==> inputs of run a <==
==> flow/design.v <==
`timescale 1ns/100ps
module cordic_stage(clk, x_i, y_i, z_i, x_o, y_o, z_o, arctan);
  parameter z_width = 12; 
  parameter iter_width = 17;  	 
  parameter i=0;  		 
  input signed [z_width:0] arctan;
  input clk;
  input signed [iter_width:0] x_i, y_i;
  input signed [z_width:0] z_i;
  output [iter_width:0] x_o, y_o;
  output [z_width:0] z_o;
  reg d;
  reg signed [iter_width:0] x_o, x_next;
  reg signed [iter_width:0] y_o, y_next;
  reg signed [z_width:0] z_o, z_next;
  always @ (posedge clk)
    begin
      x_o <= x_next;
      y_o <= y_next;
      z_o <= z_next; 
    end
  always @(*)
    begin    
      d = (z_i[11] == 0) ? 0 : 1;
      if(d == 0) begin
        x_next = x_i - (y_i >>> i);
        y_next = y_i + (x_i >>> i);
        z_next = z_i - arctan;
      end
      else begin
        x_next = x_i + (y_i >>> i);
        y_next = y_i - (x_i >>> i);
        z_next = z_i + arctan;
      end
  end
endmodule
`timescale 1ns/100ps
module cordic_pipelined(clk, z0, xn, yn);
  parameter z_width = 12; 
  parameter iter_width = 17;   
  input clk;
  input signed [z_width:0] z0;
  output reg signed [iter_width:0] xn, yn;
  parameter N = 10;  
  reg [(N-1):0] d;
  wire signed [iter_width:0] x [N:0];
  wire signed [iter_width:0] y [N:0];
  wire signed [z_width:0] z [N:0];
  reg signed [z_width:0] z_start;
  assign x[0] = 'b01_0011_0110_1110_1001;   
  assign y[0] = 0;
  assign z[0] = z_start;
  reg [(N-1):0] flip;
  wire flip_in;
  assign flip_in = ((z0[z_width]==1) && (z0 < 'h1A60)) || 
   	((z0[z_width]==0) && (z0 > 'h05A0));    
  always @ (posedge clk)
    flip <= {flip[(N-2):0], flip_in};
  always @ (flip, x[N], y[N]) begin
    if (flip[N-1]) begin    
  	xn = ~( x[N]-1 );  
	yn = ~( y[N]-1 );  
    end
    else begin		 
	xn = x[N];	 
	yn = y[N];	 
    end
  end
  always @ (z0) begin
    if (((z0[z_width]==1) && (z0 < 'h1A60)) || 
   	((z0[z_width]==0) && (z0 > 'h05A0))) begin    
	if (z0[z_width] == 1) begin 			 
	    z_start = z0 + 'hB40; 	   
	end
	else begin
	    z_start = z0 - 'hB40;	   
	end
    end
    else begin
	z_start = z0; 
    end
  end
  wire signed [z_width:0] arctan [(N-1):0];
  assign arctan[0] = 'b0_0010_1101_0000;  
  assign arctan[1] = 'b0_0001_1010_1001;  
  assign arctan[2] = 'b0_0000_1110_0000;  
  assign arctan[3] = 'b0_0000_0111_0010;  
  assign arctan[4] = 'b0_0000_0011_1001;  
  assign arctan[5] = 'b0_0000_0001_1100;  
  assign arctan[6] = 'b0_0000_0000_1110;  
  assign arctan[7] = 'b0_0000_0000_0111;  
  assign arctan[8] = 'b0_0000_0000_0011;  
  assign arctan[9] = 'b0_0000_0000_0001;  
  genvar i;
  generate
    for(i=0; i<N; i=i+1)
      begin: stage_generate
        cordic_stage #(.i(i)) stage_i
        (
          .clk(clk), 
          .x_i(x[i]), .x_o(x[i+1]), 
          .y_i(y[i]), .y_o(y[i+1]), 
          .z_i(z[i]), .z_o(z[i+1]),
          .arctan(arctan[i])
        );
      end
  endgenerate
endmodule
==> flow/run.sh <==
#!/bin/bash
# the make line also repeats each setting of config.mk as NAME=value (left out here)
make -C /OpenROAD-flow-scripts/flow DESIGN_CONFIG=/design/flow/config.mk WORK_HOME=/design/flow/orfs CLKGATE_MAP_FILE= finish
==> flow/config.mk <==
export PLATFORM = sky130hd
export DESIGN_NAME = cordic_pipelined
export DESIGN_NICKNAME = cordic_pipelined
export VERILOG_FILES = /design/flow/design.v
export SDC_FILE = /design/flow/constraint.sdc
export NUM_CORES = 4
export LEC_CHECK = 0
export CAP_MARGIN = 20
export CORE_MARGIN = 2
export CORE_UTILIZATION = 66
export CTS_CLUSTER_DIAMETER = 141
export SLEW_MARGIN = 20
==> flow/constraint.sdc <==
create_clock -name core_clock -period 3.32 [get_ports {clk}]
set_input_delay 0.6640 -clock core_clock [delete_from_list [all_inputs] [get_ports {clk}]]
set_output_delay 0.6640 -clock core_clock [all_outputs]
set_load 0.01 [all_outputs]
==> run b: changes against run a <==
--- a/flow/config.mk
+++ b/flow/config.mk
@@ -7,6 +7,8 @@
 export LEC_CHECK = 0
 export CAP_MARGIN = 20
 export CORE_MARGIN = 2
-export CORE_UTILIZATION = 66
+export CORE_UTILIZATION = 72
 export CTS_CLUSTER_DIAMETER = 141
+export PLACE_DENSITY = 0.35
+export SETUP_SLACK_MARGIN = 0.97
 export SLEW_MARGIN = 20
==> run c: changes against run a <==
--- a/flow/config.mk
+++ b/flow/config.mk
@@ -7,6 +7,5 @@
 export LEC_CHECK = 0
 export CAP_MARGIN = 20
 export CORE_MARGIN = 2
-export CORE_UTILIZATION = 66
-export CTS_CLUSTER_DIAMETER = 141
+export CORE_UTILIZATION = 31
 export SLEW_MARGIN = 20
==> flow/constraint.sdc (replaced) <==
create_clock -name core_clock -period 4.25 [get_ports {clk}]
set_input_delay 0.8500 -clock core_clock [delete_from_list [all_inputs] [get_ports {clk}]]
set_output_delay 0.8500 -clock core_clock [all_outputs]
set_load 0.01 [all_outputs]
==> results.yml <==
# flow metrics
worst_setup_path:
  critical-path-max-stage-delay_ps: 570
  startpoint_type_of_the_worst_setup_path: "flip-flop"
  crit_buf_inv: 1
finish:
  buffer_area_share_pct: 2.274
  clockBufferCount: 68
place:
  dp_slack_ps: -153.4
final_timing:
  finClkSkew_ps: 22.66
worst_hold_path:
  min_path_cells: 0
outcome:
  status: "no timing/DRC/antenna violations"
Source of the figures above: run c

==> results.yml <==
# generated from flow reports
outcome:
  haltStage: "global routing (5_1_grt)"
  status: "stopped before the end"
  flow.first_error: "[ERROR GRT-0232] Routing congestion too high. Check the congestion heatmap in the GUI."
logic_synthesis:
  ys_chip_area_um2: 28770
  post_synthesis_cell_area_um2: 28770
place:
  dp_slack_ps: -384.8
Source of the figures above: run b

==> results.yml <==
# flow metrics
final_timing:
  setup_viol_count_final: 4
  final_critical_path_setup_slack_ps: -166.1
outcome:
  violatedChecks: "setup timing"
  status: "finished with violations"
worst_setup_path:
  critical-path-max-stage-delay_ps: 340
  crit_buf_inv: 8
finish:
  buffer_area_share_pct: 8.400
Source of the figures above: run a


========
==> trial 36 <==
// cordic_pipelined: RTL as listed in full above, without the edits since
Settings: LEC_CHECK=0, CAP_MARGIN=20, CORE_MARGIN=2, CORE_UTILIZATION=64, CTS_CLUSTER_SIZE=62, SLEW_MARGIN=20; clock period 3.69 ns.
run.sh (not shown) runs the stock make flow with config.mk's settings and CLKGATE_MAP_FILE=.
==> build 5 (differences from trial 36) <==
- CORE_UTILIZATION: 64 -> 70
- CTS_CLUSTER_SIZE: 62 -> 36
- PLACE_DENSITY: unset -> 0.35
- SETUP_SLACK_MARGIN: unset -> 0.94
==> flow/constraint.sdc (replaced) <==
create_clock -name core_clock -period 3.62 [get_ports {clk}]
set_input_delay 0.7240 -clock core_clock [delete_from_list [all_inputs] [get_ports {clk}]]
set_output_delay 0.7240 -clock core_clock [all_outputs]
set_load 0.01 [all_outputs]
==> summary of the runs <==
- Trial 36 finished with timing, DRC and antenna clean. Build 5 stopped in global routing (5_1_grt).
- Between build 5 and trial 36, the lower die size is in build 5 (gap 8.4%, measured against trial 36).
- In area after synthesis, build 5 and trial 36 do not differ.
- In synthesized cell count, trial 36 and build 5 do not differ.
==> figures <==
metric	trial 36	build 5
Run status	finished clean	stopped before the end
Last stage reached	-	global routing (5_1_grt)
Ys async rst share	0%	0%
Post-synthesis share of cell area spent on and, or, nand and nor gates	13.65%	13.65%
Cell Count Post-Placement	3,905	3,817
Number of distinct library cell variants in the gate-level netlist after synthesis	76	76
Floorplan-stage core utilization	64.92%	70.63%
Synthesized net count	3,666	3,666
Number of CTS-inserted buffers	49	46
Setup Fix Bufs, Post-CTS	0	161
Floorplan die area	46,670 um^2	42,740 um^2
Final Wtd Congestion	0.9182	0.9039
HPWL reported at the end of detailed placement	53,140 um	54,680 um
Area of placed instances	30,370 um^2	31,020 um^2
Std-Cell Rows	77	74
Die width	216.0 um	206.7 um
Vertical extent of the die	216.0 um	206.7 um
Core Box Area	44,320 um^2	40,740 um^2
CTS-repair resized insts	14	367
Setup WS pre-CTS	-0.2981 ns	-0.1149 ns

========
==> branch tundra <==
Starts from the design.v that is shown in full above.
clock: 5.0 ns
lec_check: 0
cap_margin: 20
core_margin: 2
core_utilization: 40
slew_margin: 20
==> inputs of branch zinc, as changes to branch tundra <==
CORE_UTILIZATION = 65   (was 40)
==> flow/constraint.sdc (replaced) <==
create_clock -name core_clock -period 4.48 [get_ports {clk}]
set_input_delay 0.8960 -clock core_clock [delete_from_list [all_inputs] [get_ports {clk}]]
set_output_delay 0.8960 -clock core_clock [all_outputs]
set_load 0.01 [all_outputs]
==> inputs of branch raven, as changes to branch tundra <==
CORE_UTILIZATION = 72   (was 40)
PLACE_DENSITY = 0.67   (was not set)
SETUP_SLACK_MARGIN = 0.45   (was not set)
==> flow/constraint.sdc (replaced) <==
create_clock -name core_clock -period 3.54 [get_ports {clk}]
set_input_delay 0.7080 -clock core_clock [delete_from_list [all_inputs] [get_ports {clk}]]
set_output_delay 0.7080 -clock core_clock [all_outputs]
set_load 0.01 [all_outputs]
==> comparison <==
In branch raven the hold slack is higher than in branch zinc, by 11 ps.
Design area, lowest first: branch zinc, branch tundra, branch raven.
Branch tundra went through all stages and came out clean. Branch raven finished but fails on negative setup slack. Branch zinc completed with no timing, DRC or antenna violations.
Global-route usage: branch raven > branch zinc > branch tundra.
In branch raven the core utilization is higher than in branch tundra, by 46 points.
The lowest cell count belongs to branch zinc, the highest to branch tundra.
Against branch zinc, the first-iteration DRC count of branch raven is higher by about 90%.
The highest wire length belongs to branch raven, the lowest to branch tundra.
Against branch raven, the non-clock buffer count of branch tundra is lower by 254.
Sequential share of layout area, highest first: branch zinc, branch tundra, branch raven.
In branch raven the clock-buffer cell count is lower than in branch zinc, by 4.
